===== run.sh =====
#!/bin/bash
# the make line also repeats each setting of config.mk as NAME=value (left out here)
make -C /OpenROAD-flow-scripts/flow DESIGN_CONFIG=/design/flow/config.mk WORK_HOME=/design/flow/orfs CLKGATE_MAP_FILE= finish

===== config.mk =====
export PLATFORM = sky130hd
export DESIGN_NAME = synth_top
export DESIGN_NICKNAME = synth_top
export VERILOG_FILES = /design/flow/design.v
export SDC_FILE = /design/flow/constraint.sdc
export NUM_CORES = 4
export LEC_CHECK = 0
export ABC_AREA = 0
export CAP_MARGIN = 10
export CELL_PAD_IN_SITES_DETAIL_PLACEMENT = 2
export CELL_PAD_IN_SITES_GLOBAL_PLACEMENT = 2
export CORE_ASPECT_RATIO = 0.83
export CORE_MARGIN = 4
export CORE_UTILIZATION = 24
export CTS_CLUSTER_DIAMETER = 351
export GPL_ROUTABILITY_DRIVEN = 1
export HOLD_SLACK_MARGIN = -0.01
export MIN_ROUTING_LAYER = met1
export PLACE_DENSITY = 0.89
export SETUP_SLACK_MARGIN = 1.81
export SLEW_MARGIN = 20

===== constraint.sdc =====
create_clock -name core_clock -period 105.0 [get_ports {clk}]
set_input_delay 21.0000 -clock core_clock [delete_from_list [all_inputs] [get_ports {clk}]]
set_output_delay 21.0000 -clock core_clock [all_outputs]
set_load 0.01 [all_outputs]

===== design.v =====
`timescale 1ns / 1ps
module debounce(pb_debounced, pb, clk);
    output pb_debounced;
    input pb;
    input clk;
    reg [3:0] DFF;
    always @(posedge clk) begin
        DFF[3:1] <= DFF[2:0];
        DFF[0] <= pb;
    end
    assign pb_debounced = (DFF == 4'b1111) ? 1'b1 : 1'b0;
endmodule
module button(clk, btn, rst_n);
    input clk;
    input btn;
    output reg rst_n;
    always @(posedge clk) begin
        rst_n <= ~btn;
    end
endmodule
module one_pulse(clk, signal, op);
    input clk;
    input signal;
    output reg op;
    reg delay;
    always @(posedge clk) begin
        if (signal == 1'b1 && delay == 1'b0)
            op <= 1'b1;
        else
            op <= 1'b0;
        delay <= signal;
    end
endmodule
`timescale 1ns / 1ps
module clock_divider(
    input clk,
    input rst_n,
    input [31:0] num,
    output reg clk_div
    );
    reg [31:0] count;
    wire enough;
    assign enough = count >= num - 32'd1;
    always @(posedge clk) begin
        if (~rst_n || !enough) begin
            clk_div <= 1'b0;
        end else begin            
            clk_div <= 1'b1;
        end
        if (~rst_n || enough) begin
            count <= 32'd0;
        end else begin            
            count <= count + 32'd1;
        end
    end
endmodule
`timescale 1ns / 1ps
module pulse_wave_gen(
    input clk,
    input rst,
    input sample_tick,
    input [15:0]wave_length,  
    input [6:0]amplitude,
    input [5:0] duty,
    output [7:0]out
    );
    wire [15:0] high_length;
    wire [15:0] low_length;
    assign high_length = (wave_length * duty) >> 6;
    assign low_length = wave_length - high_length;
    wire state_transition;
    reg state;
    reg [15:0]sample_count;
    parameter up = 1'b0;
    parameter down = 1'b1;
    always @(posedge clk) begin
        if (state_transition || ~rst) begin
            sample_count <= 16'd0;
        end else begin
            if (sample_tick) 
                sample_count <= sample_count + 16'd1;
            else
                sample_count <= sample_count;
        end
        if (~rst) begin
            state <= up;
        end else begin
            if (state_transition)
                state <= ~state;
            else
                state <= state;
        end
    end
    assign state_transition = (sample_count >= high_length && state == up) || (sample_count >= low_length && state == down);
    assign out = (state == down)? (8'd127 - amplitude) : (8'd127 + amplitude);
endmodule
`timescale 1ns / 1ps
module triangle_wave_gen(
    input clk,
    input rst,
    input sample_tick,
    input [15:0]wave_length,  
    input [6:0]amplitude,
    output [7:0]out
    );
    wire [15:0] first_half_length;
    wire [15:0] second_half_length;
    assign first_half_length = wave_length >> 1;
    assign second_half_length = wave_length - first_half_length;
    wire state_transition;
    reg state;
    reg [15:0]sample_count;
    parameter up = 1'b0;
    parameter down = 1'b1;
    always @(posedge clk) begin
        if (state_transition || ~rst) begin
            sample_count <= 16'd0;
        end else begin
            if (sample_tick) 
                sample_count <= sample_count + 16'd1;
            else
                sample_count <= sample_count;
        end
        if (~rst) begin
            state <= up;
        end else begin
            if (state_transition)
                state <= ~state;
            else
                state <= state;
        end
    end
    assign state_transition = (sample_count >= first_half_length && state == up) || (sample_count >= second_half_length && state == down);
    assign out = (state == up)? (sample_count * amplitude * 2 / first_half_length) + (8'd127 - amplitude) : ((second_half_length - sample_count)* amplitude * 2 / second_half_length) + (8'd127 - amplitude);
endmodule
`timescale 1ns / 1ps
module AD_envelope_gen(
    input clk,
    input rst,
    input sample_tick,
    input [15:0]attack_time,
    input [15:0]decay_time,
    input [6:0] amplitude,
    input note_pressed,
    output [7:0]envelope
    );
    wire note_start;
    one_pulse op1(clk, note_pressed, note_start);
    wire state_transition;
    reg [15:0] sample_count;
    reg [1:0] state;
    wire [1:0] next_state;
    parameter attack = 2'd0;
    parameter decay = 2'd1;
    parameter idle = 2'd2;
    assign state_transition = (sample_count >= attack_time && state == attack) || (sample_count >= decay_time && state == decay) || note_start;
    assign next_state = note_start ? attack : (state + 2'd1);
    always @(posedge clk) begin
        if (~rst) begin
            state <= idle;
        end else begin
            if (state_transition)
                state <= next_state;
            else
                state <= state;
        end
        if (~rst || state_transition) begin
            sample_count <= 16'd0;
        end else begin
            if (sample_tick) begin
                sample_count <= sample_count + 16'd1;
            end else begin
                sample_count <= sample_count;
            end
        end
    end
    reg [11:0] ve;
    always @(posedge clk) begin
        if (~rst) begin
            ve <= 8'd0;
        end else begin
            if (sample_tick) begin
                if (state == attack)
                    ve <= amplitude * sample_count / attack_time;
                else if (state == decay)
                    ve <= amplitude * (decay_time - sample_count) / decay_time;
                else
                    ve <= 8'd0;
            end else begin
                ve <= ve;
            end
        end
    end
    assign envelope = ve > 8'd255 ? 8'd255 : ve[7:0];
endmodule
`timescale 1ns / 1ps
module noise_gen(
    input clk,
    input rst,
    input clk_div,
    input [6:0] amplitude,
    output [7:0] out
    );
    reg [7:0] noise;
    always @(posedge clk) begin
        if (~rst) begin
            noise <= 8'd27;
        end else begin
            if (clk_div) begin
                noise[7] <= noise[6];
                noise[6] <= noise[5];
                noise[5] <= noise[4];
                noise[4] <= noise[3];
                noise[3] <= noise[2];
                noise[2] <= noise[1];
                noise[1] <= noise[0];
                noise[0] <= noise[3] ^ noise[7];
            end else begin
                noise <= noise;
            end
        end
    end
    assign out = ((noise * amplitude) / 16'd127) + 8'd127 - amplitude;
endmodule
`timescale 1ns / 1ps
module mixer(
    input clk,
    input rst,
    input sample_tick,
    input [7:0] in0,
    input [7:0] in1,
    input [7:0] in2,
    input [7:0] in3,
    output reg [7:0] out
    );
    reg [9:0] mixed_value;
    wire [7:0] next_value;
    wire [9:0] sum;
    assign sum = ((in0 + in1) + (in2 + in3));
    always @(posedge clk) begin
        if (~rst) begin
            mixed_value <= 10'd0;
            out <= 8'd127;
        end else begin
            mixed_value <= (sum > 10'd381)? sum - 10'd381 : 10'd0;
            out <= sample_tick ? next_value : out;
        end
    end
    assign next_value = (mixed_value > 10'd255)? 8'd255 : mixed_value[7:0];    
endmodule
`timescale 1ns / 1ps
module PWM_gen (
    input clk,
    input rst,
    input [7:0] duty,
    output reg PWM
);
reg [7:0] count;
always @(posedge clk) begin
    if (~rst) begin
        count <= 8'd0;
        PWM <= 1'b0;
    end else begin
        count <= count + 8'd1;
        if(count < duty)
            PWM <= 1'b1;
        else
            PWM <= 1'b0;
    end
end
endmodule
`timescale 1ns / 1ps
module synth_top(
    input clk,
    input rst,
    input btnL,
    input [15:0] sw,
    output [3:0] led,
	output pmod_1,	 
	output pmod_2,	 
	output pmod_4	 
    );
    wire trigger_noise;
    debounce dn(trigger_noise, btnL, clk);
    assign led = sw[3:0];
    assign pmod_2 = 1'd1;	 
    assign pmod_4 = 1'd1;	 
    wire sample_tick;
    wire noise_tick;
    wire rst_n;
    button br(clk, rst, rst_n);
    clock_divider cd(
        clk,
        rst_n,
        16'd1024,
        sample_tick
    );
    clock_divider cdn(
        clk,
        rst_n,
        {16'd0, 16'b1110_1110_0110_0001},
        noise_tick
    );
    wire wnotecd, wnotecd2;
    clock_divider cdnote(
        clk,
        rst_n,
        32'd250_000,
        wnotecd
    );
    clock_divider cdnote2(
        clk,
        rst_n,
        32'd125_000,
        wnotecd2
    );
    reg [15:0] pulse1_wave_len;
    reg [15:0] pulse2_wave_len;
    reg [15:0] tri_wave_len;
    parameter [0:31] score_amp1 = 32'b1111_1111_1111_1111_0000_0000_0000_0000;
    parameter [0:31] score_amp2 = 32'b1000_0010_1000_0000_0000_0000_0000_0000;
    reg [4:0] score_ptr;
    always @(posedge clk) begin
        if (score_ptr == 5'd0) begin
            pulse2_wave_len <= 16'd148;
        end else begin
            pulse2_wave_len <= 16'd187;
        end
        if (~rst_n) begin
            tri_wave_len <= 16'd1493;
        end else begin
            if (wnotecd) begin
                if (tri_wave_len == 16'd747) begin
                    tri_wave_len <= 16'd1493;
                end else begin
                    tri_wave_len <= 16'd747;
                end
            end else begin
                tri_wave_len <= tri_wave_len;
            end
        end
        if (~rst_n) begin
            pulse1_wave_len <= 16'd373;
        end else begin
            if (wnotecd2) begin
                if (pulse1_wave_len == 16'd373) begin
                    pulse1_wave_len <= 16'd333;
                end else if (pulse1_wave_len == 16'd333) begin
                    pulse1_wave_len <= 16'd296;
                end else if (pulse1_wave_len == 16'd296) begin
                    pulse1_wave_len <= 16'd249;
                end else begin
                    pulse1_wave_len <= 16'd373;
                end
            end else begin
                pulse1_wave_len <= pulse1_wave_len;
            end
        end
        if (~rst_n) begin
            score_ptr <= 5'd0;
        end else begin
            if (wnotecd2) begin
                score_ptr <= score_ptr + 5'd1;
            end else begin
                score_ptr <= score_ptr;
            end
        end
    end
    wire [7:0] pulse1_out;
    wire [7:0] pulse2_out;
    wire [7:0] triangle_out;
    wire [7:0] noise_out;
    wire [7:0] mixer_out;
    pulse_wave_gen pwg1(
        .clk(clk),
        .rst(rst_n),
        .sample_tick(sample_tick),
        .wave_length(pulse1_wave_len),  
        .amplitude(7'd7 * score_amp1[score_ptr]),
        .duty(31),
        .out(pulse1_out)
    );
    pulse_wave_gen pwg2(
        .clk(clk),
        .rst(rst_n),
        .sample_tick(sample_tick),
        .wave_length(pulse2_wave_len),  
        .amplitude(7'd15 * score_amp2[score_ptr]),
        .duty(8),
        .out(pulse2_out)
    );
    triangle_wave_gen twg(
        .clk(clk),
        .rst(rst_n),
        .sample_tick(sample_tick),
        .wave_length(tri_wave_len),  
        .amplitude(127),
        .out(triangle_out)
    );
    wire [7:0] noise_envelope;
    AD_envelope_gen noise_ad(
    .clk(clk),
    .rst(rst_n),
    .sample_tick(sample_tick),
    .attack_time(200),
    .decay_time(5000),
    .amplitude(127),
    .note_pressed(trigger_noise),
    .envelope(noise_envelope)
    );
    noise_gen ng(
        .clk(clk),
        .rst(rst_n),
        .clk_div(noise_tick),
        .amplitude(noise_envelope),
        .out(noise_out)
    );
    reg [7:0] pulse1;
    reg [7:0] pulse2;
    reg [7:0] triangle;
    reg [7:0] noise;
    always @(posedge clk) begin
        if (sw[3])
            pulse1 <= pulse1_out;
        else
            pulse1 <= 8'd127;
        if (sw[2])
            pulse2 <= pulse2_out;
        else
            pulse2 <= 8'd127;
        if (sw[1])
            triangle <= triangle_out;
        else
            triangle <= 8'd127;
        if (sw[0])
            noise <= noise_out;
        else
            noise <= 8'd127;
    end
    mixer mx(
        .clk(clk),
        .rst(rst_n),
        .sample_tick(sample_tick),
        .in0(pulse1),
        .in1(pulse2),
        .in2(triangle),
        .in3(noise),
        .out(mixer_out)
    );
    PWM_gen audio_out(
        .clk(clk),
        .rst(rst_n),
        .duty(mixer_out),
        .PWM(pmod_1)
    );
endmodule

==> COMMIT_EDITMSG, run 1 <==
Log flow metrics for this revision

* Status: complete, no violations
* Hold_sp: dn.DFF[2]
- In this run, the synthesized area fraction spent on xor and xnor cells is recorded as 8.220%.
* Via-to-Cell Ratio: 5.557
- Area fraction in and, or, nand and nor cells after synthesis: 20.62%
- The horizontal die dimension reported for this design is 514.5 µm.
- The global routing report lists combined usage of all routing layers as 18.74%.
* Largest net degree at the start of global routing: 64
* Signal arrival time at the worst endpoint: 100430 ps
* Total gr overflow: 0
* Clock insertion delay at the later pin of the skew report: 590 ps
* Standard cell core area: between 200000 and 250000 µm²
- Summing the areas of all fa, ha and maj instances in the mapped netlist gives approximately 29% of the synthesized area.
- The longest clock path from root to sink contains 3 buffers.
- Number of non-filler instances in the completed layout: 9455
* CTS clk-pin slew, worst paths: 60 ps
- Reg-to-Reg Start: tri_wave_len[9]
- The detailed placer reported the number of placed instances as 9303.
* Initial antenna violation count: 2
* Final Instance Area: ~59000 µm²
* Number of DRC markers in iteration 0: 3234
* Synth Flop Type: sky130_fd_sc_hd__dfxtp_1
- Measured along the y axis, the die boundary spans around 430 µm.
* Number of clock sinks: between 200 and 300
- Max-slew violations: 0
- The final timing report lists clock skew as around 29 ps.
* Cts bufs inserted: 36
- The area taken by sequential standard cells is reported as 5837 µm².
- At the worst endpoint, the required time is 105410 ps.
- At the floorplan stage, the core utilization is reported as 24.11%.
- Cell chosen for the clock root: sky130_fd_sc_hd__clkbuf_16
- The min-delay analysis places its worst path in the category reg2reg.
* Final Hold Slack: around 350 ps
- Detail Route Antenna Nets: 0
- In this run the tightest slew margin relative to its limit is 26.21%.
* Gate count after technology mapping: 6403
- FP Rows: ~150
- Number of logic stages on the critical path including buffering: 472
- Buffers placed on the I/O ports in this run total 11.
- Chip Area, Yosys: 51100 µm²
- Final setup vio count: 0
* Sequential area share after synthesis: between 10 and 15%
- Detailed placement reports a standard cell area of 55740 µm².
* TritonCTS clock tree: yes
- Shortest period the worst path allows: 100010 ps
- Count of cells along the worst hold path: 0
* Worst Setup Path Type: reg2reg
* Final Hold Fails: 0
* Max-area cell share: about a fifth
- Area of the mapped netlist: between 50000 and 60000 µm²
* Net count of the finished layout: ~7700
- The most numerous cell type found on the critical path is sky130_fd_sc_hd__o21a_1.
- The kind of cell with the highest combined delay along the critical path is AND-OR/OR-AND gates.
* Post-synthesis average cell area: roughly 8.0 µm²
* Placement Setup Slack: -3913 ps
- R2R setup slack: 4990 ps
- In this run, synthesis inferred 0 flip-flops with an integrated enable.
- Number of buffer and inverter stages on the critical path: 34
* Die area: 220400 µm²
- OpenSTA lists the critical path startpoint as tri_wave_len[9].
- Per the synth stats, the proportion of register bits with asynchronous set or reset is 0%.
- Leaving out buffers and inverters, the combinational logic in the layout accounts for 44010 µm².
- Final worst-path cycle share: 95.25%
* Multiplexer share of the synthesized area: 3.213%
- Before antenna repair, the detailed router went through 7 iterations.
* Synthesis-stage register bit count: 291
- Filler Cells Inserted: roughly 24000
- Synth top cell by count: sky130_fd_sc_hd__ha_1
- The warning tally printed by Yosys for this design is 18.
- Counting distinct cell types in the post-synthesis netlist gives 128.
* Number of global-route vias before repair: 59199
- Number of top-level design ports: 26
- Once detailed placement completed, the half-perimeter wirelength came to ~160000 µm.
- Routed wirelength normalized by instance count: 23.79 µm
- CTS H-Tree Depth: 2
- Endpoint of the worst register-to-register path: triangle[0]
- Achievable frequency: approximately 10 MHz
- Hold worst-path end: dn.DFF[3]
- By area the synthesized netlist is led by sky130_fd_sc_hd__ha_1 (19%), sky130_fd_sc_hd__dfxtp_1 (11%), sky130_fd_sc_hd__fa_1 (9.4%).
* Critical Path End Type: flip-flop
- Area growth from synthesis to layout: 14.58%
- The routed layout has 52539 vias.
* Path depth of the worst reg2reg path: 472
- Per the synthesis report, the AND-OR/OR-AND share of the synthesized area is a little under a quarter.
- Placer's final routability congestion estimate: 0.8588
* Smallest setup slack after layout: 4985 ps
* Total routed wirelength: 224900 µm
- Most instantiated cells after synthesis: sky130_fd_sc_hd__ha_1 (783), sky130_fd_sc_hd__nand2_1 (529), sky130_fd_sc_hd__nor2_1 (479), sky130_fd_sc_hd__inv_1 (475), sky130_fd_sc_hd__a21oi_1 (385)
- The cell type that accounts for the most area after synthesis is sky130_fd_sc_hd__ha_1.
- The run reported a max-capacitance violation count of 0.
- The first global-routing pass estimated 339800 µm of wire.
- At the end of the flow the core is filled with cells to 27.62%.
- The worst setup path is launched from a flip-flop.
* Maximum fanout encountered on the critical timing path: 19
- For this design, the slowest cell found on the critical path is sky130_fd_sc_hd__or4b_2.
- Slew @ Worst Pin: 1099 ps
* Worst setup endpoint: triangle[0]
- The synthesized netlist was found by Yosys to have 6403 cells.
* Setup total negative slack: 0 ps
- Unrepaired setup endpoints after global routing: false
- Warnings raised by the tools during the run amount to 125.
- Largest logic family: adder cells
* Number of remaining DRC errors: 0
- Critical path's largest stage delay: approximately 640 ps
-- area by class of cell --
cell class                 instances  share of cell area [%]
antenna                            2                0.008548
clock buffer                      41                   1.622
clock inverter                    23                  0.6368
inverter                         477                   3.077
multi-input combinational       5552                   75.17
sequential                       291                   9.969
tap                             2808                   6.001
timing repair buffer             261                   3.515
-- what timing repair did --
| action | in CTS | in global routing |
|---|---|---|
| cloned | 0 | 1 |
| setup buffers | 19 | 65 |
| endpoints found under the setup margin | 2 | 2 |
| gates resized | 54 | 161 |
| hold buffers | 0 | 0 |
| pin swaps | 11 | 50 |
-- layer usage --
layer  wire (µm)  track usage (%)  vias to the layer above
met4       10780            8.162                        0
li1            -                -                    23470
met1       90410            21.89                    26816
met5           0                0                        -
met3        9589            1.860                      703
met2      114200            34.49                     1550
==> run 2, diff against run 1 <==
Settings changed: ABC_AREA 0 to 1, CAP_MARGIN 10 to 0, CELL_PAD_IN_SITES_DETAIL_PLACEMENT 2 to default, CELL_PAD_IN_SITES_GLOBAL_PLACEMENT 2 to default, CORE_ASPECT_RATIO 0.83 to default, CORE_MARGIN 4 to 2, CORE_UTILIZATION 24 to 72, CTS_CLUSTER_DIAMETER 351 to 395, CTS_CLUSTER_SIZE from default to 100, GPL_ROUTABILITY_DRIVEN 1 to default, HOLD_SLACK_MARGIN -0.01 to -0.04, MIN_ROUTING_LAYER met1 to default, PLACE_DENSITY 0.89 to default, PLACE_DENSITY_LB_ADDON from default to 0.01, SETUP_SLACK_MARGIN 1.81 to default, TNS_END_PERCENT from default to 10.
Clock period 105.0 ns to 63.3 ns, I/O delays scaled along.
==> run 2 against run 1 <==
Die size fell by 65%. Area after synthesis up 4.4%. Synthesized cell count up 22%. The run now fails in global routing.
==> COMMIT_EDITMSG, run 2 <==
Refresh implementation metrics

- The flow did not finish.
- Progress stopped at global routing.
- Error text reported by the tool: [ERROR GRT-0116] Global routing finished with congestion. Check the congestion regions in the DRC Viewer.
* FP Rows: 99
- Post-synthesis compound-gate area fraction: roughly 13%
- Cts bufs inserted: 6
- Largest logic family: simple AND/OR/NAND/NOR gates
* Detail Placement HPWL: 133000 µm
- Cell chosen for the clock root: sky130_fd_sc_hd__clkbuf_16
* Synth Flop Type: sky130_fd_sc_hd__dfxtp_1
- Multiplexer share of the synthesized area: less than 1%
- Instance count after placement with tap cells included: 10360
* Initial Utilization: 72.86%
- Counting flops with a built-in enable in the synthesized netlist gives 0.
- Per the OpenROAD floorplan log, the area of the die is 76270 µm².
- Chip Area, Yosys: 53340 µm²
- Placer's final routability congestion estimate: 0.9479
- Summed over all instances, the cell type with the most area after synthesis is sky130_fd_sc_hd__ha_1.
* Ys Warns: 18
- Cell types occupying the most area after synthesis: sky130_fd_sc_hd__ha_1 (18%), sky130_fd_sc_hd__nand2_1 (12%), sky130_fd_sc_hd__dfxtp_1 (11%)
- Max-area cell share: 18.37%
- Area of the mapped netlist: 53340 µm²
* Area fraction in xor and xnor cells: 8.668%
* Sequential area share after synthesis: between 10% and 20%
- Synthesis instantiated around 84 different standard cells from the library.
* Gate count after technology mapping: between 7000 and 8000
- Adder share: 27.38%
* Bufs on Longest Clock Path: 3
- Standard cell core area: 73210 µm²
- Yosys reported that registers with async set or reset make up 0%.
* Post-synthesis average cell area: 6.812 µm²
- The vertical die dimension reported for this design is 276.2 µm.
- The synthesized netlist devotes 29.04% of its cell area to simple gates.
* Die extent in x: 276.2 µm
- The clock drives 291 sinks.
- Total gr overflow: approximately 120
- Total global-route track usage over all layers is roughly three quarters.
- Per the Yosys statistics, synthesis produced slightly below 8000 cells.
- Synth top cell by count: sky130_fd_sc_hd__nand2_1
* Synthesis-stage register bit count: 291
- Number of top-level design ports: 26
* Most instantiated cells after synthesis: sky130_fd_sc_hd__nand2_1 (1716), sky130_fd_sc_hd__inv_1 (1288), sky130_fd_sc_hd__ha_1 (783), sky130_fd_sc_hd__nor2_1 (552), sky130_fd_sc_hd__a21oi_1 (443)
- Count of input and output buffers: 11
- Per the CTS log, the maximum H-tree level is 1.
[run 2: timing repair]
action | 4_1_cts
buffers inserted | 264
gates resized | 192
endpoints found under the setup margin | 6
gates cloned | 2
pin swaps | 184
hold buffers | 0
[run 2: layer usage]
metal / track usage (%) / GRT overflow
met1: 71.97 / 3
met2: 94.69 / 60
met3: 60.12 / 5
met4: 78.09 / 52
met5: 31.77 / 0
[run 2: metrics by stage]
step,setup slack (ps),area (µm²)
floorplan,-17000,54280
global placement,-10620,66700
detailed placement,-15760,66700
CTS,-12240,69560
==> run 3, diff against run 2 <==
Settings changed: CORE_UTILIZATION 72 to 70, CTS_CLUSTER_DIAMETER 395 to 383, CTS_CLUSTER_SIZE 100 to 34, GPL_ROUTABILITY_DRIVEN from default to 1, HOLD_SLACK_MARGIN -0.04 to 0.27, PLACE_DENSITY from default to 0.64, PLACE_DENSITY_LB_ADDON 0.01 to default, SETUP_SLACK_MARGIN from default to 5.0, TNS_END_PERCENT 10 to default.
Clock period 63.3 ns to 76.5 ns, I/O delays scaled along.
==> run 3 against run 2 <==
Synthesized cell count unchanged. The flow again stops in global routing. Area after synthesis unchanged. Die size up 2.8%.
==> COMMIT_EDITMSG, run 3 <==
Refresh implementation metrics

- Placement Setup Slack: -2772 ps
* Post-synthesis average cell area: 6.812 µm²
- The core region is between 70000 and 80000 µm².
- The run stopped with a tool error.
- Share of async-settable or async-resettable flops after synthesis: 0%
- Hold repair after CTS inserted 0 buffers.
* Instance count after placement with tap cells included: 9079
- Yosys attributes the largest share of cell area to sky130_fd_sc_hd__ha_1 (18%), sky130_fd_sc_hd__nand2_1 (12%), sky130_fd_sc_hd__dfxtp_1 (11%).
- Per the synthesis report, the single largest cell type by area occupies a little under a fifth of cell area.
- Synth Flop Type: sky130_fd_sc_hd__dfxtp_1
* Count of input and output buffers: 11
- The tree is rooted in a sky130_fd_sc_hd__clkbuf_16.
- Error text reported by the tool: [ERROR GRT-0232] Routing congestion too high. Check the congestion heatmap in the GUI.
- In this run, synthesis inferred 0 flip-flops with an integrated enable.
- At the floorplan stage, the core utilization is reported as approximately 70%.
- Looking at the clock tree report, the H-tree level count equals 1.
- FP Rows: about 100
- Most instantiated cells after synthesis: sky130_fd_sc_hd__nand2_1 (1716), sky130_fd_sc_hd__inv_1 (1288), sky130_fd_sc_hd__ha_1 (783), sky130_fd_sc_hd__nor2_1 (552), sky130_fd_sc_hd__a21oi_1 (443)
- Measured along the y axis, the die boundary spans 280.0 µm.
* Cell type with the largest total area after synthesis: sky130_fd_sc_hd__ha_1
- The cell-mix breakdown from Yosys lists the simple-gate area share as 29.04%.
- Area fraction in xor and xnor cells: 8.668%
- Per the post-synthesis report, the number of cells in the design is 7830.
- Number of top-level design ports: 26
- Largest logic family: simple AND/OR/NAND/NOR gates
- Routability-driven placement finished with a final weighted congestion of 0.9292.
- Post-synthesis compound-gate area fraction: 12.76%
- Die extent in x: roughly 280 µm
- No sink is reached through more buffers than the 3 on the longest clock path.
- In this run, CTS created clock tree buffers numbering 12.
* Multiplexer share of the synthesized area: 0.05630%
- By instance count, the leading cell after synthesis is sky130_fd_sc_hd__nand2_1.
- In this run, synthesis produced a sequential element count of 291.
* Distinct lib cells used: 84
* Placement-stage cell area: 57160 µm²
- Chip Area, Yosys: 53340 µm²
- Total gr overflow: 736
- Global-route usage over all layers: 79.96%
- Per the Yosys statistics, synthesis produced between 7000 and 8000 cells.
* Sequential area share after synthesis: approximately 11%
- Last flow stage reached: global routing
* Detail Placement HPWL: just over 100000 µm
* Adder share: between 20% and 30%
- Area of the mapped netlist: 53340 µm²
- Ys Warns: 18
* Number of clock sinks: 291
- In this run the full chip footprint comes out at 78420 µm².
## run 3: what timing repair did
action / CTS
resized: 175
pin swaps: 258
cloned: 12
buffers inserted: 610
endpoints found under the hold margin: 0
endpoints found under the setup margin: 3
## run 3: per-layer routing
metal  GRT usage, %  GRT overflow
met2          93.51           372
met4          74.36           189
met5          55.97             9
met1          79.25            78
met3          69.90            88
==> run 4, diff against run 3 <==
Settings changed: ABC_AREA 1 to default, CAP_MARGIN 0 to 40, CORE_ASPECT_RATIO from default to 1.35, CORE_UTILIZATION 70 to 72, CTS_CLUSTER_SIZE 34 to 36, GPL_ROUTABILITY_DRIVEN 1 to 0, HOLD_SLACK_MARGIN 0.27 to default, PLACE_DENSITY 0.64 to default, PLACE_DENSITY_LB_ADDON from default to 0.0, SETUP_SLACK_MARGIN 5.0 to 3.04, TNS_END_PERCENT from default to 5.
Clock period 76.5 ns to 21.3 ns, I/O delays scaled along.
==> run 4 against run 3 <==
The flow again stops in global routing. Area after synthesis decreased by 4.2%. Synthesized cell count decreased by 18%. Die size decreased by 6.7%.
==> COMMIT_EDITMSG, run 4 <==
Refresh implementation metrics

- Status: stopped before the end
- The flow halted during global routing.
- The tool reported: "[ERROR GRT-0116] Global routing finished with congestion. Check the congestion regions in the DRC Viewer".
* Cell type with the largest total area after synthesis: sky130_fd_sc_hd__ha_1
- According to the floorplan report, the placeable core area is between 70000 and 80000 µm².
- The clock tree has to reach 291 sinks.
- Hold bufs inserted after CTS: 0
- The synthesis report gives the async set-or-reset register share as 0%.
- Placement-stage cell area: 65170 µm²
- The synthesis stat section lists a flop and latch total of 291.
* Cell types occupying the most area after synthesis: sky130_fd_sc_hd__ha_1 (19%), sky130_fd_sc_hd__dfxtp_1 (11%), sky130_fd_sc_hd__fa_1 (9.4%)
- Post-synth EDFFs: 0
- Per the CTS log, the buffer count on the longest clock path is 3.
- Synth Flop Type: sky130_fd_sc_hd__dfxtp_1
- Summing the areas of all compound-gate instances in the mapped netlist gives 23.02% of the synthesized area.
- Ys Warns: 18
- According to the floorplan report, the total die area is 73140 µm².
- Area fraction in and, or, nand and nor cells after synthesis: 20.62%
* Number of cells in the yosys synthesis report: 6403
- Detail Placement HPWL: roughly 150000 µm
- Sequential elements use 11.40% of the synthesized area.
- In the synthesized netlist, the number of instances is between 6000 and 7000.
- Count of input and output buffers: 11
- Largest logic family: adder cells
- TritonCTS created 12 clock buffers.
- The synthesis run shows the most used standard cells to be sky130_fd_sc_hd__ha_1 (783), sky130_fd_sc_hd__nand2_1 (529), sky130_fd_sc_hd__nor2_1 (479), sky130_fd_sc_hd__inv_1 (475), sky130_fd_sc_hd__a21oi_1 (385).
* Max-area cell share: 19.17%
- In this run the mean area of a mapped cell was 7.980 µm².
* Cell chosen for the clock root: sky130_fd_sc_hd__clkbuf_16
* Synth top cell by count: sky130_fd_sc_hd__ha_1
* Adder share: 28.75%
- Total gr overflow: approximately 3300
* Die extent in x: 233.3 µm
- The initial utilization of the core area, before any placement, comes to between 70% and 80%.
- The die is approximately 310 µm tall.
* Multiplexer share of the synthesized area: around 3.2%
- CTS built an H-tree with a depth of 1.
- Chip Area, Yosys: between 50000 and 60000 µm²
- In this run, distinct cell masters in the synthesized netlist total about 130.
- The floorplan report gives the top-level pin count as 26.
- In this run the cell area of the synthesized design comes to between 50000 and 60000 µm².
* Area fraction in xor and xnor cells: 8.220%
* Global-route usage over all layers: 95.47%
- FP Rows: 113
[run 4: routing by layer]
metal	track usage [%]	GRT overflow
met5	50.27	13
met4	106.5	929
met1	88.54	94
met2	113.4	2197
met3	81.68	77
[run 4: timing repair]
action                                 in CTS
resized                                   183
pin swaps                                 208
endpoints found under the hold margin       0
setup buffers                             205
setup endpoints to repair                  11
[run 4: per-stage QoR]
step | setup WS (ps) | instances | setup TNS, ps
after floorplan | -66840 | 6477 | -427240
after global placement | -60730 | 8900 | -383950
after detailed placement | -65720 | 8904 | -416670
after CTS | -63320 | 9124 | -398550
==> run 5, diff against run 4 <==
Settings changed: ABC_AREA from default to 1, CAP_MARGIN 40 to 0, CORE_ASPECT_RATIO 1.35 to default, CTS_CLUSTER_DIAMETER 383 to 395, CTS_CLUSTER_SIZE 36 to 100, GPL_ROUTABILITY_DRIVEN 0 to default, HOLD_SLACK_MARGIN from default to 0.27, PLACE_DENSITY_LB_ADDON 0.0 to 0.01, SETUP_SLACK_MARGIN 3.04 to default, TNS_END_PERCENT 5 to 10.
Clock period 21.3 ns to 64.3 ns, I/O delays scaled along.
==> run 5 against run 4 <==
The run again fails in global routing. Synthesized cell count up 22%. Area after synthesis increased by 4.4%. Die size is 4.3% higher.
==> COMMIT_EDITMSG, run 5 <==
Refresh implementation metrics

- Status: stopped before the end
- Last flow stage reached: global routing
- Error text reported by the tool: [ERROR GRT-0116] Global routing finished with congestion. Check the congestion regions in the DRC Viewer.
- The commonest cells after synthesis are sky130_fd_sc_hd__nand2_1 (1716), sky130_fd_sc_hd__inv_1 (1288), sky130_fd_sc_hd__ha_1 (783), sky130_fd_sc_hd__nor2_1 (552), sky130_fd_sc_hd__a21oi_1 (443).
- Placer's final routability congestion estimate: 0.9272
- Global-route usage over all layers: 80.21%
- Total gr overflow: 748
- Ys Warns: 18
* Area of the mapped netlist: 53340 µm²
- In this run, synthesis inferred 0 flip-flops with an integrated enable.
- According to the floorplan log, the row count is 99.
* Cell chosen for the clock root: sky130_fd_sc_hd__clkbuf_16
- Note, the detailed placer reported a final HPWL of 135900 µm.
* Number of cells in the yosys synthesis report: slightly below 8000
* Die area: 76270 µm²
- Per the post-synthesis report, the number of cells in the design is between 7000 and 8000.
- Hold bufs inserted after CTS: 0
- CTS H-Tree Depth: 1
- After synthesis, the share of flip-flops with an asynchronous set or reset is 0%.
- Instance count after placement with tap cells included: 10383
- Post-synthesis average cell area: just under 7 µm²
- The synthesized netlist devotes 8.668% of its cell area to XOR and XNOR gates.
- Distinct lib cells used: 84
- Die height: 276.2 µm
- STA on the placed design reports a worst setup slack of -14960 ps.
- Die extent in x: about 280 µm
* Bufs on Longest Clock Path: 3
- For reference, compound AND-OR and OR-AND cells occupy 12.76% of the area reported after synthesis.
* Cell types occupying the most area after synthesis: sky130_fd_sc_hd__ha_1 (18%), sky130_fd_sc_hd__nand2_1 (12%), sky130_fd_sc_hd__dfxtp_1 (11%)
- Largest logic family: simple AND/OR/NAND/NOR gates
* Number of clock sinks: 291
- For this design the top-level I/O count stands at 26.
* Sequential area share after synthesis: 10.92%
- The synthesis run shows multiplexers occupying less than 1% of the cell area.
* Standard cell core area: 73210 µm²
- Adder share: 27.38%
* Initial Utilization: ~73%
- Post-synthesis, Yosys gives the total cell area as ~53000 µm².
- Synth top cell by count: sky130_fd_sc_hd__nand2_1
- Cell type with the largest total area after synthesis: sky130_fd_sc_hd__ha_1
- Max-area cell share: between 10% and 20%
- Synth Flop Type: sky130_fd_sc_hd__dfxtp_1
- Area fraction in and, or, nand and nor cells after synthesis: 29.04%
- During placement, the flow inserted port buffers numbering 11.
* Cts bufs inserted: 6
- Synthesis-stage register bit count: 291
-- run 5: layer usage --
metal	global-route usage, %	overflow
met5	37.59	1
met4	89.09	250
met3	62.77	6
met2	99.05	474
met1	75.97	17
-- run 5: through the flow --
stage                     cell area, µm²  TNS, ps
after detailed placement           66890   -47430
after floorplan                    54280   -54090
after global placement             66890   -24580
after CTS                          70250   -29510
-- run 5: timing repair --
item / CTS
resized: 215
hold endpoints to repair: 0
setup buffers: 312
setup endpoints to repair: 5
pin swaps: 196
gates cloned: 3
==> run 6, diff against run 5 <==
Settings changed: CAP_MARGIN 0 to 20, CORE_UTILIZATION 72 to 70, CTS_CLUSTER_DIAMETER 395 to 377, CTS_CLUSTER_SIZE 100 to 40, HOLD_SLACK_MARGIN 0.27 to default, PLACE_DENSITY_LB_ADDON 0.01 to default, TNS_END_PERCENT 10 to default.
Clock period 64.3 ns to 67.3 ns, I/O delays scaled along.
==> run 6 against run 5 <==
The run again fails in global routing. Area after synthesis stayed put. Synthesized cell count did not move. Die size up 2.8%.
==> COMMIT_EDITMSG, run 6 <==
Refresh implementation metrics

* Synthesis-stage register bit count: 291
* Die height: 280.0 µm
- Global routing used 96.12% of the available tracks across all layers.
- Summing the areas of all and, or, nand and nor instances in the mapped netlist gives 29.04% of the synthesized area.
- Placement Setup Slack: -11140 ps
- Yosys mapped the design onto ~84 distinct sky130hd cell types.
- Synth top cell by count: sky130_fd_sc_hd__nand2_1
- From left edge to right edge, the die measures 280.0 µm.
* Number of top-level design ports: 26
- The tool reported: "[ERROR GRT-0116] Global routing finished with congestion. Check the congestion regions in the DRC Viewer".
- The main area contributors are sky130_fd_sc_hd__ha_1 (18%), sky130_fd_sc_hd__nand2_1 (12%), sky130_fd_sc_hd__dfxtp_1 (11%).
* Cell type with the largest total area after synthesis: sky130_fd_sc_hd__ha_1
- According to the Yosys statistics, the synthesized design has a chip area of 53340 µm².
* CTS H-Tree Depth: 1
- It got as far as global routing and failed there.
- Status: stopped before the end
- The floorplan step records an initial core utilization of 70.46%.
- Synth Flop Type: sky130_fd_sc_hd__dfxtp_1
- Adder share: 27.38%
- CTS reports a maximum clock tree buffer depth of 3.
- Total gr overflow: about 3800
* Placement-stage cell area: 67190 µm²
- Counting every sink on the clock net gives 291.
- In this run, the synthesized area fraction spent on xor and xnor cells is recorded as 8.668%.
- After synthesis, the share of flip-flops with an asynchronous set or reset is 0%.
- Before any placement, the netlist area is recorded as 53340 µm².
- Of the post-synthesis cell area, the part taken by muxes is 0.05630%.
- Largest logic family: simple AND/OR/NAND/NOR gates
* Cell chosen for the clock root: sky130_fd_sc_hd__clkbuf_16
- Placer's final routability congestion estimate: 0.9645
* Standard cell core area: 75700 µm²
- Cts bufs inserted: 11
* Post-synth EDFFs: 0
- Sequential cells were found to cover about 11% of the synthesized design area.
- Summing the areas of all compound-gate instances in the mapped netlist gives roughly 13% of the synthesized area.
- Post-synthesis average cell area: 6.812 µm²
- Number of cells in the yosys synthesis report: ~7800
* Detail Placement HPWL: 129800 µm
- The number of placed instances, taps included, is 10403.
* FP Rows: 101
* Max-area cell share: 18.37%
* Ys Warns: 18
- Counting every instance in the synthesized netlist gives 7830.
- The floorplan step defined a die boundary enclosing 78420 µm².
- The placement report lists the number of port buffers as 11.
* Most instantiated cells after synthesis: sky130_fd_sc_hd__nand2_1 (1716), sky130_fd_sc_hd__inv_1 (1288), sky130_fd_sc_hd__ha_1 (783), sky130_fd_sc_hd__nor2_1 (552), sky130_fd_sc_hd__a21oi_1 (443)
## run 6: what timing repair did
action,CTS
cloned,9
pin swaps,312
hold buffers,0
buffers inserted,614
hold endpoints to repair,0
endpoints found under the setup margin,5
gates resized,230
## run 6: stage by stage
step / TNS (ps) / hold WS [ps]
CTS: -15550 / 326.9
floorplan: -32950 / 330.6
detailed placement: -29160 / 344.1
global placement: -14080 / 335.5
## run 6: per-layer routing
metal  GRT overflow  track usage (%)
met1            248            89.06
met2           2420            113.6
met3            163            82.40
met4            908            105.7
met5             23            67.73
==> run 7, diff against run 6 <==
Settings changed: ABC_AREA 1 to default, CORE_UTILIZATION 70 to 40, CTS_CLUSTER_DIAMETER 377 to default, CTS_CLUSTER_SIZE 40 to default, SETUP_SLACK_MARGIN from default to 1.64.
Clock period 67.3 ns to 95.5 ns, I/O delays scaled along.
==> run 7 against run 6 <==
The run now finishes clean. Area after synthesis decreased by 4.2%. Synthesized cell count decreased by 18%. Die size increased by 67%.
==> COMMIT_EDITMSG, run 7 <==
Log flow metrics for this revision

* Signal arrival time at the worst endpoint: between 80000 and 90000 ps
- Max-area cell share: between 10% and 20%
- Post-synthesis average cell area: 7.980 µm²
- In the finished design, the share of the clock period the worst path needs comes to 93.21%.
- Detail Placement HPWL: 104600 µm
* Post-synth EDFFs: 0
- Cell type with the largest total area after synthesis: sky130_fd_sc_hd__ha_1
- Relative slew margins: 9.443%
- R2R setup slack: 6490 ps
- In this run the critical register-to-register path is captured at triangle[0].
- Master of the slowest instance on the critical path: sky130_fd_sc_hd__or4b_2
* Nature of the critical path startpoint: flip-flop
- CTS H-Tree Depth: 1
* Initial antenna violation count: 0
- Tool Warnings: 125
* Initial Utilization: about two fifths
* Adder share: between 20% and 30%
- After routing, the total negative slack on setup checks comes to 0 ps.
- The gate-level netlist out of Yosys references 128 unique cell types.
- Number of non-filler instances in the completed layout: 8415
* Total routed wirelength: 131900 µm
- Shortest period the worst path allows: 89010 ps
* Count of input and output buffers: 11
* Area fraction in xor and xnor cells: under 10%
- The finished layout reports a core utilization of 45.71%.
- The timing report gives the clock slew at the launch and capture registers of the worst setup and hold paths as 70 ps.
- Count of cells along the worst hold path: 0
* Launch point of the worst path: tri_wave_len[8]
* Total gr overflow: 0
* Final Hold Fails: 0
* Share of async-settable or async-resettable flops after synthesis: 0%
* Reg-to-Reg Start: tri_wave_len[8]
- Global routing used 19.59% of the available tracks across all layers.
- Antenna fix cells: 0
- The last timing report of the flow puts the setup violation total at 0.
- Worst Path Required: 95910 ps
* Die height: 361.4 µm
- In this design, the largest share of critical-path delay is due to AND-OR/OR-AND gates.
- Area fraction in and, or, nand and nor cells after synthesis: 20.62%
* Number of DRC markers in iteration 0: 2376
- According to the hold report, the worst path is of the reg2reg type.
* Routed wirelength normalized by instance count: 15.68 µm
- Standard cell core area: 127200 µm²
* Post-synthesis compound-gate area fraction: ~23%
- Cell chosen for the clock root: sky130_fd_sc_hd__clkbuf_16
* Bufs on Longest Clock Path: 3
* Total of max-cap violations: 0
* Synthesis-stage register bit count: 291
- The number of global-route vias before repair is 45496.
* Die area: 130600 µm²
- Area of the mapped netlist: 51100 µm²
- Number of clock sinks: 291
* Largest net degree at the start of global routing: 61
- Across all layers, the routed design uses around 47000 vias.
* Sequential area share after synthesis: 11.40%
* Slew @ Worst Pin: 1344 ps
- Status: complete, no violations
- Number of top-level design ports: 26
* Hold worst-path end: dn.DFF[1]
- Ranked by total cell area, the synthesized netlist is headed by sky130_fd_sc_hd__ha_1 (19%), sky130_fd_sc_hd__dfxtp_1 (11%), sky130_fd_sc_hd__fa_1 (9.4%).
* Path depth of the worst reg2reg path: roughly 460
- The synthesis run shows multiplexers occupying 3.213% of the cell area.
- FP Rows: roughly 130
* Net count of the finished layout: 7776
- Looking at the cell usage after synthesis, the top flip-flop cell is sky130_fd_sc_hd__dfxtp_1.
* Achievable frequency: 11.23 MHz
- The routed design shows a via density per instance of about 5.5.
- The number of cells reported by Yosys stat comes to around 6400.
- Gate count after technology mapping: 6403
* Hold_sp: dn.DFF[0]
- Synth top cell by count: sky130_fd_sc_hd__ha_1
- The routed layout reports a DRC error count of 0.
* Most instantiated cells after synthesis: sky130_fd_sc_hd__ha_1 (783), sky130_fd_sc_hd__nand2_1 (529), sky130_fd_sc_hd__nor2_1 (479), sky130_fd_sc_hd__inv_1 (475), sky130_fd_sc_hd__a21oi_1 (385)
- Cell repeated most along the worst path: sky130_fd_sc_hd__o21a_1
- Max-slew check failures listed in the final report amount to 0.
- Largest logic family: adder cells
- The report shows a maximum critical-path fanout of 17.
- For this design, the CTS-stage hold fixing added 0 buffers.
- Critical path's largest stage delay: 660 ps
- Fin Clk Skew: 15.00 ps
* Number of logic stages on the critical path including buffering: 462
- Unrepaired setup endpoints after global routing: false
* Ys Warns: 18
* TritonCTS clock tree: yes
- Area growth from synthesis to layout: 13.78%
* Placer's final routability congestion estimate: 0.8992
* Cts bufs inserted: 31
- OpenSTA lists the critical path endpoint as triangle[0].
- Once detail routing completed, the nets flagged for antenna violations numbered 0.
- Before antenna repair, the detailed router went through 5 iterations.
- Clock insertion delay at the later pin of the skew report: roughly 600 ps
* Number of buffer and inverter stages on the critical path: 32
- In the synthesis report, Yosys lists the chip area as 51100 µm².
- Per the OpenROAD floorplan log, the width of the die is 361.4 µm.
- The worst setup path is captured at a flip-flop.
- Worst Setup Path Type: reg2reg
* Global-route wire length before repair: roughly 220000 µm
- The detailed placer reported the number of placed instances as 8282.
==> run 7: metrics by stage <==
| stage | hold slack, ps | setup WS (ps) | cell area [µm²] |
|---|---|---|---|
| 3_3_place_gp | 330.6 | 977.9 | 55420 |
| 3_5_place_dp | 336.7 | 78.91 | 55430 |
| 4_1_cts | 354.1 | 1676 | 56630 |
| 5_1_grt | 363.3 | 1327 | 58140 |
| 6_report | 350.3 | 6486 | 58140 |
| 2_1_floorplan | 323.6 | 1667 | 51580 |
==> run 7: repair_timing <==
item | CTS | global route
setup buffers | 7 | 71
endpoints found under the setup margin | 1 | 2
gates resized | 27 | 209
gates cloned | 0 | 3
pin swaps | 3 | 89
==> run 7: metal layers <==
layer	vias up	share of wire, %	global-route usage (%)
met1	22104	47	26.14
met2	680	47	34.35
met5	-	0	0
met4	0	2.1	4.093
li1	23741	-	-
met3	152	3.5	1.600
==> run 7: layout make-up <==
cell class / count / area (µm²)
Clock buffer: 42 / 897.1
Clock inverter: 10 / 157.7
Fill cell: 12631 / 69050
Inverter: 477 / 1800
Multi-Input combinational cell: 5551 / 44320
Sequential cell: 291 / 5837
Tap cell: 1662 / 2079
Timing Repair Buffer: 382 / 3049
==> run 8, diff against run 7 <==
Settings changed: ABC_AREA from default to 1, CORE_UTILIZATION 40 to 70, CTS_CLUSTER_DIAMETER from default to 262, HOLD_SLACK_MARGIN from default to 0.28, SETUP_SLACK_MARGIN 1.64 to default.
Clock period 95.5 ns to 70.9 ns, I/O delays scaled along.
==> run 8 against run 7 <==
Area after synthesis is 4.4% higher. Synthesized cell count increased by 22%. Die size down 40%. The run now fails in global routing.
==> COMMIT_EDITMSG, run 8 <==
Refresh implementation metrics

- Max-area cell share: between 10% and 20%
- Most instantiated cells after synthesis: sky130_fd_sc_hd__nand2_1 (1716), sky130_fd_sc_hd__inv_1 (1288), sky130_fd_sc_hd__ha_1 (783), sky130_fd_sc_hd__nor2_1 (552), sky130_fd_sc_hd__a21oi_1 (443)
- Cell type with the largest total area after synthesis: sky130_fd_sc_hd__ha_1
- Total gr overflow: 533
- For reference, simple AND, OR, NAND and NOR cells occupy 29.04% of the area reported after synthesis.
- The chip occupies 78420 µm².
- Standard cell core area: 75700 µm²
- Per the CTS log, the maximum H-tree level is 1.
- According to the Yosys statistics, the synthesized design has a chip area of between 50000 and 60000 µm².
- Progress stopped at global routing.
* Status: stopped before the end
* Global-route usage over all layers: 83.30%
- Counting flops and latches in the post-synthesis netlist gives 291.
- Once detailed placement completed, the half-perimeter wirelength came to 123400 µm.
* Post-synthesis compound-gate area fraction: between 10% and 20%
* Synth top cell by count: sky130_fd_sc_hd__nand2_1
* Cts bufs inserted: 28
* Instance count after placement with tap cells included: 10285
- Bufs on Longest Clock Path: 3
* FP Rows: 101
- The synthesis log from Yosys contains 18 warnings.
- Cell chosen for the clock root: sky130_fd_sc_hd__clkbuf_16
* Number of top-level design ports: 26
- Share of async-settable or async-resettable flops after synthesis: 0%
- Of the synthesized area, sequential elements account for between 10% and 20%.
- Sorting the synthesized cells by area gives the leading types as sky130_fd_sc_hd__ha_1 (18%), sky130_fd_sc_hd__nand2_1 (12%), sky130_fd_sc_hd__dfxtp_1 (11%).
- Gate count after technology mapping: a little under 8000
- Post-synthesis average cell area: 6.812 µm²
* Area fraction in xor and xnor cells: 8.668%
- Largest logic family: simple AND/OR/NAND/NOR gates
* Post-synth EDFFs: 0
- Synthesis instantiated roughly 84 different standard cells from the library.
* Placer's final routability congestion estimate: 0.9404
- Per the Yosys statistics, synthesis produced 7830 cells.
- Initial Utilization: 70.46%
- Die extent in x: approximately 280 µm
* Count of input and output buffers: 11
- Area of the mapped netlist: approximately 53000 µm²
- The tool reported: "[ERROR GRT-0116] Global routing finished with congestion. Check the congestion regions in the DRC Viewer".
- Clock tree synthesis found a total of 291 sinks.
- From bottom edge to top edge, the die measures 280.0 µm.
* Multiplexer share of the synthesized area: less than 1%
- Synth Flop Type: sky130_fd_sc_hd__dfxtp_1
* Adder share: 27.38%
[run 8: metrics by stage]
| step | utilization, % | setup slack (ps) | area [µm²] | setup TNS [ps] |
|---|---|---|---|---|
| 2_1_floorplan | - | -8279 | 54610 | -18410 |
| 3_3_place_gp | 87.54 | -3541 | 66260 | -5323 |
| 3_5_place_dp | 87.54 | -6761 | 66260 | -13740 |
| 4_1_cts | 95.27 | -3240 | 72120 | -4820 |
[run 8: layer usage]
layer	GRT usage [%]	overflow
met5	48.72	3
met4	86.47	194
met3	71.55	32
met2	97.73	283
met1	80.46	21
[run 8: repair_timing]
action / CTS
buffers inserted: 508
gates cloned: 8
gates resized: 210
setup endpoints to repair: 3
hold buffers: 0
pin swaps: 244
==> run 9, diff against run 8 <==
Settings changed: CORE_UTILIZATION 70 to 72, CTS_CLUSTER_DIAMETER 262 to 318, CTS_CLUSTER_SIZE from default to 100, HOLD_SLACK_MARGIN 0.28 to default, PLACE_DENSITY from default to 0.4, TNS_END_PERCENT from default to 10.
Clock period 70.9 ns to 53.2 ns, I/O delays scaled along.
==> run 9 against run 8 <==
The run again fails in global routing. Area after synthesis unchanged. Die size fell by 2.7%. Synthesized cell count did not move.
==> COMMIT_EDITMSG, run 9 <==
Refresh implementation metrics

- The run stopped with a tool error.
- Last flow stage reached: global routing
- Error text reported by the tool: [ERROR GRT-0116] Global routing finished with congestion. Check the congestion regions in the DRC Viewer.
* Placement Setup Slack: -24120 ps
* Ys Warns: 18
- Largest logic family: simple AND/OR/NAND/NOR gates
* Detail Placement HPWL: 141100 µm
- After Yosys synthesis, XOR and XNOR cells account for 8.668% of the synthesized area.
* Sequential area share after synthesis: 10.92%
* Area fraction in and, or, nand and nor cells after synthesis: 29.04%
- Share of async-settable or async-resettable flops after synthesis: 0%
* Hold bufs inserted after CTS: 0
- Adder share: 27.38%
- Synthesis instantiated 84 different standard cells from the library.
* Total gr overflow: 376
- According to the I/O placement log, the pin count is 26.
- The share of synthesized area in the top cell type comes to a little under a fifth.
* Cts bufs inserted: 6
* Bufs on Longest Clock Path: 3
* Die extent in x: 276.2 µm
- For reference, the top cells by area after synthesis are sky130_fd_sc_hd__ha_1 (18%), sky130_fd_sc_hd__nand2_1 (12%), sky130_fd_sc_hd__dfxtp_1 (11%).
* Number of clock sinks: 291
* Most instantiated cells after synthesis: sky130_fd_sc_hd__nand2_1 (1716), sky130_fd_sc_hd__inv_1 (1288), sky130_fd_sc_hd__ha_1 (783), sky130_fd_sc_hd__nor2_1 (552), sky130_fd_sc_hd__a21oi_1 (443)
- The commonest register cell is sky130_fd_sc_hd__dfxtp_1.
* Die height: between 200 and 300 µm
* Post-synthesis compound-gate area fraction: 12.76%
- Instance count after placement with tap cells included: 10377
* Multiplexer share of the synthesized area: 0.05630%
* Count of input and output buffers: 11
- In the Yosys report the total cell count is 7830.
- sky130_fd_sc_hd__ha_1 takes more of the synthesized area than any other cell.
* Post-synthesis average cell area: 6.812 µm²
- Synthesis-stage register bit count: 291
* Synth top cell by count: sky130_fd_sc_hd__nand2_1
* Post-synth EDFFs: 0
- Initial Utilization: between 70% and 80%
- The area recorded from the Yosys report for this design is around 53000 µm².
* CTS H-Tree Depth: 1
- The floorplan has 99 rows.
- The chip occupies roughly 76000 µm².
* Placer's final routability congestion estimate: 0.9867
* Global-route usage over all layers: between 70 and 80%
* Standard cell core area: between 70000 and 80000 µm²
- After synthesis the cells add up to 53340 µm².
- Synthesis produced a netlist whose cell count is ~7800.
* Cell chosen for the clock root: sky130_fd_sc_hd__clkbuf_16
[run 9: layer usage]
metal / track usage (%) / GRT overflow
met2: 95.71 / 208
met1: 76.85 / 12
met3: 62.08 / 17
met5: 39.21 / 4
met4: 79.12 / 135
[run 9: through the flow]
step	hold slack, ps	cell area (µm²)
after floorplan	330.6	54280
after global placement	334.0	66820
after detailed placement	347.9	66820
after CTS	345.4	69360
[run 9: what timing repair did]
item | in CTS
resized | 160
buffers inserted | 242
setup endpoints to repair | 8
gates cloned | 1
pin swaps | 204
==> run 10, diff against run 9 <==
Settings changed: CAP_MARGIN 20 to 10, CORE_MARGIN 2 to 5, CORE_UTILIZATION 72 to 24, CTS_CLUSTER_DIAMETER 318 to 383, CTS_CLUSTER_SIZE 100 to default, GPL_ROUTABILITY_DRIVEN from default to 1, MIN_ROUTING_LAYER from default to met2, PLACE_DENSITY 0.4 to 0.47, SETUP_SLACK_MARGIN from default to 5.0, TNS_END_PERCENT 10 to default.
Clock period 53.2 ns to 105.0 ns, I/O delays scaled along.
==> run 10 against run 9 <==
Synthesized cell count did not move. Die size went up to 3.0 times the previous value. Area after synthesis stayed put. The run now finishes clean.
==> COMMIT_EDITMSG, run 10 <==
Log flow metrics for this revision

- Achievable frequency: 11.16 MHz
- The overall die size recorded for this design is between 200000 and 250000 µm².
- In this run the worst setup path begins at tri_wave_len[8].
- After routing, the total negative slack on setup checks comes to 0 ps.
- Via-to-Cell Ratio: 6.210
- In this run the count of I/O pins placed on the die edge is 26.
- The initial antenna violation count came to 0.
- Measured in cells, the most critical reg-to-reg path has a length of 650.
* Hold worst-path end: dn.DFF[3]
- Cell chosen for the clock root: sky130_fd_sc_hd__clkbuf_16
* Largest net degree at the start of global routing: between 40 and 50
- Path category of the worst min-delay check: reg2reg
- Standard cell core area: 221700 µm²
- Via Count: 68110
- After Yosys synthesis, AND-OR and OR-AND compound gates account for 12.76% of the synthesized area.
- The flow ran to the end and the layout has no timing, DRC or antenna violations.
- STA lists the startpoint of the worst register-to-register path as tri_wave_len[8].
* Tool Warnings: roughly 130
- The number of clock buffers added by TritonCTS is 31.
- Sequential area share after synthesis: 10.92%
* Relative slew margins: 32.65%
- At the end of routability-driven placement, the weighted congestion stood at around 0.88.
- Final Instance Area: 59290 µm²
- Placement-stage cell area: about 57000 µm²
- Along the worst path, the maximum fanout reaches 30.
- Largest logic family: simple AND/OR/NAND/NOR gates
- For the final database, setup skew stands at 13.41 ps.
- Each instance of the synthesized netlist takes up on average 6.812 µm².
- Number of buffer and inverter stages on the critical path: 113
- The detail route stage leaves a number of antenna-violating nets equal to 0.
- The netlist uses 84 different library cells.
- Hold_sp: dn.DFF[2]
- Signal arrival time at the worst endpoint: 90040 ps
* Final worst-path cycle share: between 80% and 90%
- The cell-mix breakdown from Yosys lists the simple-gate area share as between 20% and 30%.
* Cell repeated most along the worst path: sky130_fd_sc_hd__nand2_1
* Routed wirelength normalized by instance count: 12.59 µm
- Endpoint of the worst register-to-register path: triangle[0]
- Critical path's largest stage delay: around 470 ps
* Unrepaired setup endpoints after global routing: false
* Master of the slowest instance on the critical path: sky130_fd_sc_hd__dfxtp_4
- The clock reaches the later pin of the worst-skew pair after 580 ps.
- Worst setup endpoint: triangle[0]
- Counting pins that exceed their max-slew limit in the final report gives 0.
- Chip Area, Yosys: 53340 µm²
- Shortest period the worst path allows: 89610 ps
* R2R setup slack: 15390 ps
- The synthesized netlist occupies a cell area of 53340 µm².
- Endpoints with negative setup slack in the final report add up to 0.
- Post-synth EDFFs: 0
- Of the total synthesized cell area, the portion taken by full adders, half adders and majority gates is 27.38%.
* Ys Warns: 18
* Cell types occupying the most area after synthesis: sky130_fd_sc_hd__ha_1 (18%), sky130_fd_sc_hd__nand2_1 (12%), sky130_fd_sc_hd__dfxtp_1 (11%)
- Total gr overflow: 0
* Total of max-cap violations: 0
- Number of DRC markers in iteration 0: 8376
* Area fraction in xor and xnor cells: 8.668%
- Bufs on Longest Clock Path: 3
* Total routed wirelength: 138000 µm
* CTS clk-pin slew, worst paths: 60 ps
- CTS H-Tree Depth: 1
- FP Rows: 173
- For reference, the mux area share after synthesis is 0.05630%.
- Initial DRT Pass Iterations: 10
- Count of input and output buffers: 11
- The routed layout reports a DRC error count of 0.
* Global-route usage over all layers: between 10% and 20%
* Final Hold Fails: 0
* Slew @ Worst Pin: ~1000 ps
- Net count of the finished layout: 9010
- Max-area cell share: 18.37%
- Count of cells along the worst hold path: 0
* Cell type with the largest total area after synthesis: sky130_fd_sc_hd__ha_1
* Synthesis-stage register bit count: 291
- Synth top cell by count: sky130_fd_sc_hd__nand2_1
- Synth Flop Type: sky130_fd_sc_hd__dfxtp_1
* Nature of the critical path startpoint: flip-flop
- Counting every sink on the clock net gives 291.
- Area growth from synthesis to layout: 11.17%
- Before placement the cells fill 24.06% of the core.
- Detailed placement ended at an HPWL of between 100000 and 150000 µm.
* Number of logic stages on the critical path including buffering: 650
* Die extent in x: 481.4 µm
* Gate count after technology mapping: 7830
- The first global-routing pass estimated roughly 220000 µm of wire.
- The number of global-route vias before repair is 70100.
- Worst Setup Path Type: reg2reg
* Share of async-settable or async-resettable flops after synthesis: 0%
- Die height: roughly 480 µm
* TritonCTS clock tree: yes
- In this design, the largest share of critical-path delay is due to AND-OR/OR-AND gates.
- STA classifies the critical path endpoint as a flip-flop.
- The synth_stat.txt file lists the number of cells as 7830.
- The OpenROAD report gives the critical path a required time of 105430 ps.
- The commonest cells after synthesis are sky130_fd_sc_hd__nand2_1 (1716), sky130_fd_sc_hd__inv_1 (1288), sky130_fd_sc_hd__ha_1 (783), sky130_fd_sc_hd__nor2_1 (552), sky130_fd_sc_hd__a21oi_1 (443).
[run 10: repair_timing]
| action | CTS | global route |
|---|---|---|
| resized | 4 | 106 |
| hold buffers | 0 | 0 |
| endpoints found under the hold margin | 0 | 0 |
| setup endpoints to repair | 1 | 4 |
| setup buffers | 0 | 93 |
| gates cloned | 0 | 20 |
| pin swaps | 0 | 17 |
[run 10: final cells by class]
cell class              instances  area (µm²)
flip-flops and latches        291        5837
well taps                    2975        3722
multi-input cells            6128       42280
clock inverters                15       180.2
repair buffers                125        1049
inverters                    1383        5289
clock buffers                  42       887.1
repair inverters                8       47.55
fillers                     24539      162400
diodes                          1       2.502
[run 10: metrics by stage]
step	hold WS [ps]	std cells	setup slack (ps)	util, %
after floorplan	330.6	7904	15210	-
after global placement	342.9	10797	6311	25.68
after detailed placement	337.3	10797	4676	25.68
after CTS	351.4	10854	5173	26.17
after global routing	355.6	10967	4800	26.75
final	349.3	10968	15390	26.75
[run 10: metal layers]
layer  vias up  part of all wire [%]  GRT usage (%)
met5         -                  0.50          3.107
met4        26                   5.0         0.9941
met3       984                    40          24.04
met2     16185                    55          20.89
met1     25727                     0              -
li1      25188                     -              -
==> run 11, diff against run 10 <==
Settings changed: CAP_MARGIN 10 to 15, CORE_MARGIN 5 to 2, CORE_UTILIZATION 24 to 65, CTS_CLUSTER_DIAMETER 383 to 249, MIN_ROUTING_LAYER met2 to default, PLACE_DENSITY 0.47 to default.
Clock period 105.0 ns to 69.2 ns, I/O delays scaled along.
==> run 11 against run 10 <==
The run now fails in global routing. Area after synthesis stayed put. Die size is 64% lower. Synthesized cell count stayed put.
==> COMMIT_EDITMSG, run 11 <==
Refresh implementation metrics

- The chip occupies 84360 µm².
* Synth Flop Type: sky130_fd_sc_hd__dfxtp_1
* Cell types occupying the most area after synthesis: sky130_fd_sc_hd__ha_1 (18%), sky130_fd_sc_hd__nand2_1 (12%), sky130_fd_sc_hd__dfxtp_1 (11%)
- The vertical die dimension reported for this design is 290.5 µm.
* Share of async-settable or async-resettable flops after synthesis: 0%
- The tool reported: "[ERROR GRT-0232] Routing congestion too high. Check the congestion heatmap in the GUI".
* Synth top cell by count: sky130_fd_sc_hd__nand2_1
- Die extent in x: 290.5 µm
* Distinct lib cells used: 84
* Global-route usage over all layers: 96.68%
- Placement Setup Slack: -8104 ps
- Cell chosen for the clock root: sky130_fd_sc_hd__clkbuf_16
- Adder share: between 20 and 30%
* Largest logic family: simple AND/OR/NAND/NOR gates
* Count of input and output buffers: 11
* Number of clock sinks: 291
* Post-synthesis compound-gate area fraction: 12.76%
- The synthesis run shows multiplexers occupying 0.05630% of the cell area.
- Ys Warns: 18
- Area fraction in xor and xnor cells: 8.668%
- Area fraction in and, or, nand and nor cells after synthesis: between 20% and 30%
- According to the Yosys statistics, the synthesized design has a chip area of 53340 µm².
- Most instantiated cells after synthesis: sky130_fd_sc_hd__nand2_1 (1716), sky130_fd_sc_hd__inv_1 (1288), sky130_fd_sc_hd__ha_1 (783), sky130_fd_sc_hd__nor2_1 (552), sky130_fd_sc_hd__a21oi_1 (443)
- For this design, Yosys synthesis ends with a cell count of 7830.
* Bufs on Longest Clock Path: 3
- For this run, the register share of the synthesized area comes to 10.92%.
* Initial Utilization: 65.27%
- FP Rows: 105
* CTS H-Tree Depth: 1
- Gate count after technology mapping: 7830
- Last flow stage reached: global routing
* Standard cell core area: 81720 µm²
- Area of the mapped netlist: ~53000 µm²
* Post-synthesis average cell area: just under 7 µm²
* Number of top-level design ports: 26
- Post-synth EDFFs: 0
* Cell type with the largest total area after synthesis: sky130_fd_sc_hd__ha_1
- Status: stopped before the end
- At the end of routability-driven placement, the weighted congestion stood at 0.9552.
* Cts bufs inserted: 25
- Max-area cell share: 18.37%
- Detail Placement HPWL: 119200 µm
- Recorded from the global router log, the overflow total was 3845.
- The post-synth register bit count is 291.
[run 11: what timing repair did]
item / CTS
pin swaps: 232
endpoints found under the setup margin: 5
buffers inserted: 487
hold endpoints to repair: 0
gates resized: 153
cloned: 9
hold buffers: 0
[run 11: metrics by stage]
| stage | instance area (µm²) | instances |
|---|---|---|
| floorplan | 54660 | 7904 |
| CTS | 72670 | 11045 |
| detailed placement | 67340 | 10503 |
| global placement | 67340 | 10503 |
[run 11: metal layers]
| metal | track usage (%) | overflow |
|---|---|---|
| met2 | 112.2 | 2453 |
| met4 | 100.6 | 797 |
| met5 | 76.69 | 43 |
| met3 | 85.19 | 245 |
| met1 | 91.36 | 307 |
